==> trial 13: inputs <==
==> flow/design.v <==
module AudDSP (
    input i_rst_n,
    input i_clk,
    input i_start,  
    input i_pause,  
    input [2:0] i_speed,
    input i_is_slow,
    input i_slow_mode,
    input i_daclrck,                
    input signed [15:0] i_sram_data,
    input [19:0] i_sram_stop_addr,  
    output signed [15:0] o_dac_data,
    output o_en,                    
    output o_is_pause,
    output [19:0] o_sram_addr
);
    localparam S_IDLE = 0;
    localparam S_PAUSE = 1;
    localparam S_PLAY = 2;
    localparam S_EMPTY = 3;
    reg [2:0] state_r, state_w;
    reg is_pause_r, is_pause_w;
    reg is_slow_r, is_slow_w;
    reg slow_mode_r, slow_mode_w;
    reg [2:0] speed_r, speed_w;
    reg [3:0] slow_counter_r, slow_counter_w;
    reg [1:0] get_data_counter_r, get_data_counter_w;
    reg [19:0] addr_r, addr_w;
    reg signed [15:0] sram_data_r, sram_data_w, sram_data_next_r, sram_data_next_w;
    reg [15:0] o_data_r, o_data_w;
    assign o_en = !i_daclrck;
    assign o_dac_data = o_data_r;
    assign o_sram_addr = addr_r;
    assign o_is_pause = is_pause_r;
    always @(*) begin
        state_w = state_r;
        case(state_r)
            S_IDLE: begin
                if(i_start)         state_w = S_PAUSE;
                else                state_w = S_IDLE;
            end
            S_PAUSE: begin
                if(!is_pause_r)     state_w = S_PLAY;
                else                state_w = S_PAUSE;
            end
            S_PLAY: begin
                if(is_pause_r)      state_w = S_PAUSE;
                else begin
                    if(!i_daclrck)  state_w = S_EMPTY;
                    else            state_w = S_PLAY;
                end
            end
            S_EMPTY: begin
                if(is_pause_r)      state_w = S_PAUSE;
                else begin
                    if(!i_daclrck)  state_w = S_EMPTY;
                    else            state_w = S_PLAY;
                end
            end
        endcase
    end
    always @(*) begin
        slow_counter_w = slow_counter_r;
        case(state_r)
            S_IDLE:     slow_counter_w = 0;
            S_PAUSE:    slow_counter_w = 0;
            S_PLAY: begin
                if(is_slow_r && !is_pause_r && i_daclrck) begin
                    if(slow_counter_r == speed_r)   slow_counter_w = 0;
                    else                            slow_counter_w = slow_counter_r + 1;
                end
            end
        endcase
    end
    always @(*) begin
        get_data_counter_w = get_data_counter_r;
        case(state_r)
            S_IDLE:     get_data_counter_w = 0;
            S_PAUSE:    get_data_counter_w = 0;
            S_PLAY: begin
                if(get_data_counter_r < 3)  get_data_counter_w = get_data_counter_r + 1;
            end
            S_EMPTY:    get_data_counter_w = 0;
        endcase
    end
    always @(*) begin
        is_pause_w = is_pause_r;
        case(state_r)
            S_IDLE:                 is_pause_w = 1;
            S_PAUSE: if(i_pause)    is_pause_w = 0;
            S_PLAY:  if(i_pause)    is_pause_w = 1;
            S_EMPTY: if(i_pause)    is_pause_w = 1;
        endcase
    end
    always @(*) begin
        is_slow_w = is_slow_r;
        slow_mode_w = slow_mode_r;
        speed_w = speed_r;
        case(state_r)
            S_IDLE: begin
                is_slow_w = 0;
                slow_mode_w = 0;
                speed_w = 0;
            end
            S_PAUSE: begin
                is_slow_w = i_is_slow;
                slow_mode_w = i_slow_mode;
                speed_w = i_speed;
            end
            S_PLAY: begin
                is_slow_w = is_slow_r;
                slow_mode_w = slow_mode_r;
                speed_w = speed_r;
            end
            S_EMPTY: begin
                is_slow_w = i_is_slow;
                slow_mode_w = i_slow_mode;
                speed_w = i_speed;
            end
        endcase
    end
    reg [20:0] temp_addr;      
    always @(*) begin
        addr_w = addr_r;
        temp_addr = addr_r;
        case(state_r)
            S_IDLE:     temp_addr = 0;
            S_PLAY: begin
                if(get_data_counter_r == 0) begin
                    if(is_slow_r) begin
                        if(slow_counter_r == 0)     temp_addr = addr_r + 1;
                    end
                    else                            temp_addr = addr_r + speed_r + 1;
                end
            end
        endcase
        if(temp_addr > i_sram_stop_addr)    addr_w = 0;
        else                                addr_w = temp_addr;
    end
    always @(*) begin
        sram_data_w = sram_data_r;
        sram_data_next_w = sram_data_next_r;
        case(state_r)
            S_IDLE: begin
                sram_data_w = 0;
                sram_data_next_w = 0;
            end
            S_PAUSE: begin
                sram_data_next_w = i_sram_data;
            end
            S_PLAY: begin
                if(get_data_counter_r == 2) begin
                    if(is_slow_r)begin           
                        if(slow_counter_r == 0) begin
                            sram_data_w = sram_data_next_r;
                            sram_data_next_w = i_sram_data;
                        end
                    end
                    else begin                   
                        sram_data_w = sram_data_next_r;
                        sram_data_next_w = i_sram_data;
                    end
                end
            end
        endcase
    end
    reg signed [16:0] diff;
    reg signed [20:0] diff_counter_prod;
    reg signed [20:0] diff_counter_prod_div_speed;
    always @(*) begin
        o_data_w = o_data_r;
        diff = 0;
        diff_counter_prod = 0;
        diff_counter_prod_div_speed = 0;
        case(state_r)
            S_IDLE: o_data_w = 0;
            S_PLAY: begin
                if(get_data_counter_r == 3) begin
                    if(is_slow_r) begin
                        if(slow_mode_r) begin
                            diff = $signed(sram_data_next_r) - $signed(sram_data_r);
                            diff_counter_prod = $signed(diff) * $signed({1'b0, slow_counter_r});
                            diff_counter_prod_div_speed = $signed($signed(diff_counter_prod) / $signed({1'b0, speed_r + 1}));
                            o_data_w = $signed($signed(sram_data_r) + $signed(diff_counter_prod_div_speed));
                        end
                        else o_data_w = sram_data_r;
                    end
                    else o_data_w = sram_data_r;
                end
            end
        endcase
    end
    always_ff @(posedge i_clk or negedge i_rst_n) begin
        if(!i_rst_n) begin
            state_r <= S_IDLE;
            is_pause_r <= 1;
            addr_r <= 0;
            speed_r <= 0;
            o_data_r <= 0;
            is_slow_r <= 0;
            slow_mode_r <= 0;
            sram_data_r <= 0;
            slow_counter_r <= 0;
            sram_data_next_r <= 0;
            get_data_counter_r <= 0;
        end
        else begin
            state_r <= state_w;
            is_pause_r <= is_pause_w;
            addr_r <= addr_w;
            speed_r <= i_speed;
            o_data_r <= o_data_w;
            is_slow_r <= i_is_slow;
            slow_mode_r <= i_slow_mode;
            sram_data_r <= sram_data_w;
            slow_counter_r <= slow_counter_w;
            sram_data_next_r <= sram_data_next_w;
            get_data_counter_r <= get_data_counter_w;
        end
    end
endmodule
==> flow/run.sh <==
#!/bin/bash
# the make line also repeats each setting of config.mk as NAME=value (left out here)
make -C /OpenROAD-flow-scripts/flow DESIGN_CONFIG=/design/flow/config.mk WORK_HOME=/design/flow/orfs CLKGATE_MAP_FILE= finish
==> flow/config.mk <==
export PLATFORM = sky130hd
export DESIGN_NAME = AudDSP
export DESIGN_NICKNAME = AudDSP
export VERILOG_FILES = /design/flow/design.v
export SDC_FILE = /design/flow/constraint.sdc
export NUM_CORES = 4
export LEC_CHECK = 0
export ABC_AREA = 1
export CAP_MARGIN = 15
export CELL_PAD_IN_SITES_DETAIL_PLACEMENT = 2
export CELL_PAD_IN_SITES_GLOBAL_PLACEMENT = 2
export CORE_MARGIN = 2
export CORE_UTILIZATION = 42
export CTS_CLUSTER_DIAMETER = 314
export CTS_CLUSTER_SIZE = 53
export GPL_ROUTABILITY_DRIVEN = 0
export GPL_TIMING_DRIVEN = 0
export MAX_ROUTING_LAYER = met5
export PLACE_DENSITY_LB_ADDON = 0.13
export SETUP_SLACK_MARGIN = 0.15
export SLEW_MARGIN = 20
==> flow/constraint.sdc <==
create_clock -name core_clock -period 150.0 [get_ports {i_clk}]
set_input_delay 30.0000 -clock core_clock [delete_from_list [all_inputs] [get_ports {i_clk}]]
set_output_delay 30.0000 -clock core_clock [all_outputs]
set_load 0.01 [all_outputs]
==> inputs of trial 8, as changes to trial 13 <==
- CAP_MARGIN: 15 -> 20
- CELL_PAD_IN_SITES_DETAIL_PLACEMENT: 2 -> unset
- CELL_PAD_IN_SITES_GLOBAL_PLACEMENT: 2 -> unset
- CORE_UTILIZATION: 42 -> 70
- CTS_CLUSTER_DIAMETER: 314 -> 375
- CTS_CLUSTER_SIZE: 53 -> 49
- GPL_ROUTABILITY_DRIVEN: 0 -> unset
- GPL_TIMING_DRIVEN: 0 -> unset
- MAX_ROUTING_LAYER: met5 -> met4
- PLACE_DENSITY_LB_ADDON: 0.13 -> unset
- SETUP_SLACK_MARGIN: 0.15 -> unset
==> flow/constraint.sdc (replaced) <==
create_clock -name core_clock -period 48.7 [get_ports {i_clk}]
set_input_delay 9.7400 -clock core_clock [delete_from_list [all_inputs] [get_ports {i_clk}]]
set_output_delay 9.7400 -clock core_clock [all_outputs]
set_load 0.01 [all_outputs]
==> inputs of trial 81, as changes to trial 13 <==
- CAP_MARGIN: 15 -> 20
- CELL_PAD_IN_SITES_DETAIL_PLACEMENT: 2 -> unset
- CELL_PAD_IN_SITES_GLOBAL_PLACEMENT: 2 -> unset
- CORE_UTILIZATION: 42 -> 52
- CTS_CLUSTER_DIAMETER: 314 -> unset
- CTS_CLUSTER_SIZE: 53 -> 97
- GPL_ROUTABILITY_DRIVEN: 0 -> unset
- GPL_TIMING_DRIVEN: 0 -> unset
- MAX_ROUTING_LAYER: met5 -> unset
- PLACE_DENSITY_LB_ADDON: 0.13 -> unset
- SETUP_SLACK_MARGIN: 0.15 -> unset
- TNS_END_PERCENT: unset -> 20
==> flow/constraint.sdc (replaced) <==
create_clock -name core_clock -period 53.8 [get_ports {i_clk}]
set_input_delay 10.7600 -clock core_clock [delete_from_list [all_inputs] [get_ports {i_clk}]]
set_output_delay 10.7600 -clock core_clock [all_outputs]
set_load 0.01 [all_outputs]
==> results <==
Trial 13 stopped in 3_5_place_dp on DPL-0033. Trial 81 completed without violations. Trial 8 went through all stages and came out clean.
In synthesized cell count, trial 8 and trial 81 do not differ.
Of trial 81 and trial 8, trial 8 has the higher maximum frequency (gap 6.1%, measured against trial 8).
Core utilization: trial 81 is lower than trial 8 (22 points).
In hold slack, trial 81 and trial 8 hardly differ.
In trial 8 the clock-buffer cell count is higher than in trial 81, by 1.
Of trial 81 and trial 8, trial 8 has the higher cell area (gap about 3.3%, measured against trial 8).
In clock skew, trial 81 and trial 8 hardly differ.
Of trial 8 and trial 81, trial 81 has the higher sequential share of layout area (gap 0.19 points).
Against trial 8, the critical path depth of trial 81 is higher by 17.

========
==> inputs of v30 <==
// AudDSP: RTL as listed in full above, without the edits since
Settings: LEC_CHECK=0, CAP_MARGIN=0, CORE_ASPECT_RATIO=0.5, CORE_MARGIN=2, CORE_UTILIZATION=46, SLEW_MARGIN=20; clock period 100.0 ns.
run.sh (not shown) runs the stock make flow with config.mk's settings and CLKGATE_MAP_FILE=.
==> v14 (differences from v30) <==
- ABC_AREA: unset -> 1
- CAP_MARGIN: 0 -> 20
- CORE_UTILIZATION: 46 -> 64
- CTS_CLUSTER_DIAMETER: unset -> 376
- CTS_CLUSTER_SIZE: unset -> 100
- PLACE_DENSITY: unset -> 0.35
==> flow/constraint.sdc (replaced) <==
create_clock -name core_clock -period 53.6 [get_ports {i_clk}]
set_input_delay 10.7200 -clock core_clock [delete_from_list [all_inputs] [get_ports {i_clk}]]
set_output_delay 10.7200 -clock core_clock [all_outputs]
set_load 0.01 [all_outputs]
==> v26 (differences from v30) <==
- CAP_MARGIN: 0 -> 20
- CELL_PAD_IN_SITES_DETAIL_PLACEMENT: unset -> 2
- CORE_ASPECT_RATIO: 0.5 -> unset
- CORE_UTILIZATION: 46 -> 40
- GPL_ROUTABILITY_DRIVEN: unset -> 0
- SLEW_MARGIN: 20 -> 35
==> results <==
metric	v14	v26	v30
Type of the setup path with the least slack	reg2reg	-	reg2reg
Minimum setup slack among reg-to-reg paths	3.12 ns	-	13.26 ns
Fraction of cell area in non-clock buffers	0.0570	-	0.0324
Post-Place Setup Slack	-2.55 ns	5.96 ns	14.58 ns
Total DRC errors in the routed layout	0	-	0
Post-synthesis cell count from yosys	5,960	3,922	3,922
Hold endpoint	o_data_r[4]	-	o_data_r[10]
Worst Min Path Start	o_data_r[4]	-	o_data_r[10]
Average via count per standard cell	5.75	-	6.36
Critical path's most frequent cell	sky130_fd_sc_hd__nand2_1	-	sky130_fd_sc_hd__a21oi_1
Worst R2R Path Depth	365	-	330
Crit path launch	speed_r[0]	-	speed_r[1]
Endpoint type of the worst setup path	flip-flop	-	flip-flop
Outcome	finished clean	did not finish	finished clean
Failing step	-	5_1_grt	-
Clock skew	0.00798 ns	-	0.00999 ns
Tap cell count	701	-	812
CTS-repair resized insts	18	0	0
Buffer and inverter count on the worst path	58	-	11
Cell group occupying the most layout area	logic gates	-	logic gates
Adder share	0.108	0.130	0.130
Crit path to	o_data_r[15]	-	o_data_r[15]

========
==> inputs of 11-14 <==
Starts from the design.v that is shown in full above.
Settings: LEC_CHECK=0, CAP_MARGIN=15, CELL_PAD_IN_SITES_GLOBAL_PLACEMENT=1, CORE_MARGIN=2, CORE_UTILIZATION=38, CTS_CLUSTER_DIAMETER=161, CTS_CLUSTER_SIZE=18, GPL_ROUTABILITY_DRIVEN=0, GPL_TIMING_DRIVEN=0, MAX_ROUTING_LAYER=met4, SETUP_SLACK_MARGIN=0.15, SLEW_MARGIN=20; clock period 129.0 ns.
==> 03-23: changes against 11-14 <==
Settings changed: ABC_AREA set to 1, CAP_MARGIN 15 to 20, CELL_PAD_IN_SITES_GLOBAL_PLACEMENT 1 to not set, CORE_UTILIZATION 38 to 52, CTS_CLUSTER_DIAMETER 161 to not set, CTS_CLUSTER_SIZE 18 to not set, GPL_ROUTABILITY_DRIVEN 0 to not set, GPL_TIMING_DRIVEN 0 to not set, MAX_ROUTING_LAYER met4 to not set, SETUP_SLACK_MARGIN 0.15 to not set.
==> flow/constraint.sdc (replaced) <==
create_clock -name core_clock -period 67.0 [get_ports {i_clk}]
set_input_delay 13.4000 -clock core_clock [delete_from_list [all_inputs] [get_ports {i_clk}]]
set_output_delay 13.4000 -clock core_clock [all_outputs]
set_load 0.01 [all_outputs]
==> 09-28: changes against 11-14 <==
Settings changed: CAP_MARGIN 15 to 0, CELL_PAD_IN_SITES_GLOBAL_PLACEMENT 1 to not set, CORE_ASPECT_RATIO set to 0.5, CORE_UTILIZATION 38 to 61, CTS_CLUSTER_DIAMETER 161 to 351, CTS_CLUSTER_SIZE 18 to 98, GPL_ROUTABILITY_DRIVEN 0 to not set, GPL_TIMING_DRIVEN 0 to 1, MAX_ROUTING_LAYER met4 to not set, PLACE_DENSITY set to 0.45, SETUP_SLACK_MARGIN 0.15 to -0.16.
==> 12-04: changes against 11-14 <==
Settings changed: CAP_MARGIN 15 to 20, CELL_PAD_IN_SITES_GLOBAL_PLACEMENT 1 to not set, CORE_UTILIZATION 38 to 40, CTS_CLUSTER_DIAMETER 161 to not set, CTS_CLUSTER_SIZE 18 to not set, GPL_TIMING_DRIVEN 0 to not set, MAX_ROUTING_LAYER met4 to not set, SETUP_SLACK_MARGIN 0.15 to not set, SLEW_MARGIN 20 to 25.
==> flow/constraint.sdc (replaced) <==
create_clock -name core_clock -period 100.0 [get_ports {i_clk}]
set_input_delay 20.0000 -clock core_clock [delete_from_list [all_inputs] [get_ports {i_clk}]]
set_output_delay 20.0000 -clock core_clock [all_outputs]
set_load 0.01 [all_outputs]
==> insert_results.sql <==
-- load yosys + openroad results
INSERT INTO impl_metrics (metric_group, metric, value, unit) VALUES
('global_route', 'grt_usage', '30.43', '%'),
('yosys', 'synth-simple-area-share', '52.56', '%'),
('status', 'outcome', 'no timing/DRC/antenna violations', ''),
('floorplan', 'rows', '92', ''),
('cells_and_area', 'area.share.sequential', '6.016', '%'),
('global_route', 'use_met1', '42.83', '%'),
('cells_and_area', 'inverters_excl_clock', '1065', ''),
('yosys', 'syn_area', '0.03339', 'sq mm'),
('drt', 'route.vias.total', '37048', '');
(the above is from 03-23)
==> insert_results.sql <==
-- load yosys + openroad results
INSERT INTO impl_metrics (metric_group, metric, value, unit) VALUES
('cells_and_area', 'finalCoreUtilization', '65.37', '%'),
('cells_and_area', 'area.share.sequential', '7.124', '%'),
('drt', 'route.vias.total', '31021', ''),
('global_route', 'use_met1', '53.44', '%'),
('clocking', 'clock_tree_from_tritoncts', 'built', ''),
('yosys', 'synth-simple-area-share', '33.48', '%'),
('yosys', 'syn_area', '0.02792', 'sq mm'),
('cells_and_area', 'inverters_excl_clock', '196', ''),
('status', 'outcome', 'no timing/DRC/antenna violations', ''),
('yosys', 'yosys-mux-area-fraction', '3.509', '%'),
('floorplan', 'fp.dieArea', '0.04761', 'sq mm'),
('global_route', 'grt_usage', '37.97', '%');
(the above is from 09-28)
==> insert_results.sql <==
-- load yosys + openroad results
INSERT INTO impl_metrics (metric_group, metric, value, unit) VALUES
('cells_and_area', 'area.share.sequential', '6.925', '%'),
('timing', 'setup_violations', '0', ''),
('global_route', 'grt_usage', '25.78', '%'),
('yosys', 'syn_area', '0.02792', 'sq mm'),
('yosys', 'synth-simple-area-share', '33.48', '%'),
('status', 'outcome', 'no timing/DRC/antenna violations', ''),
('floorplan', 'rows', '99', ''),
('yosys', 'synthAoiAreaFrac', '29.89', '%'),
('cells_and_area', 'inverters_excl_clock', '196', ''),
('drt', 'route.vias.total', '29699', '');
(the above is from 11-14)
==> insert_results.sql <==
-- load yosys + openroad results
INSERT INTO impl_metrics (metric_group, metric, value, unit) VALUES
('worst_setup_path', 'slowest_delay', '0.78', 'ns'),
('yosys', 'synth-simple-area-share', '33.48', '%'),
('cells_and_area', 'inverters_excl_clock', '196', ''),
('yosys', 'syn_area', '0.02792', 'sq mm'),
('floorplan', 'rows', '96', ''),
('cells_and_area', 'area.share.sequential', '7.028', '%'),
('yosys', 'synth-seq-area-share', '7.537', '%'),
('status', 'outcome', 'no timing/DRC/antenna violations', ''),
('worst_setup_path', 'crit_start', 'speed_r[0]', ''),
('drt', 'route.vias.total', '30060', '');
(the above is from 12-04)
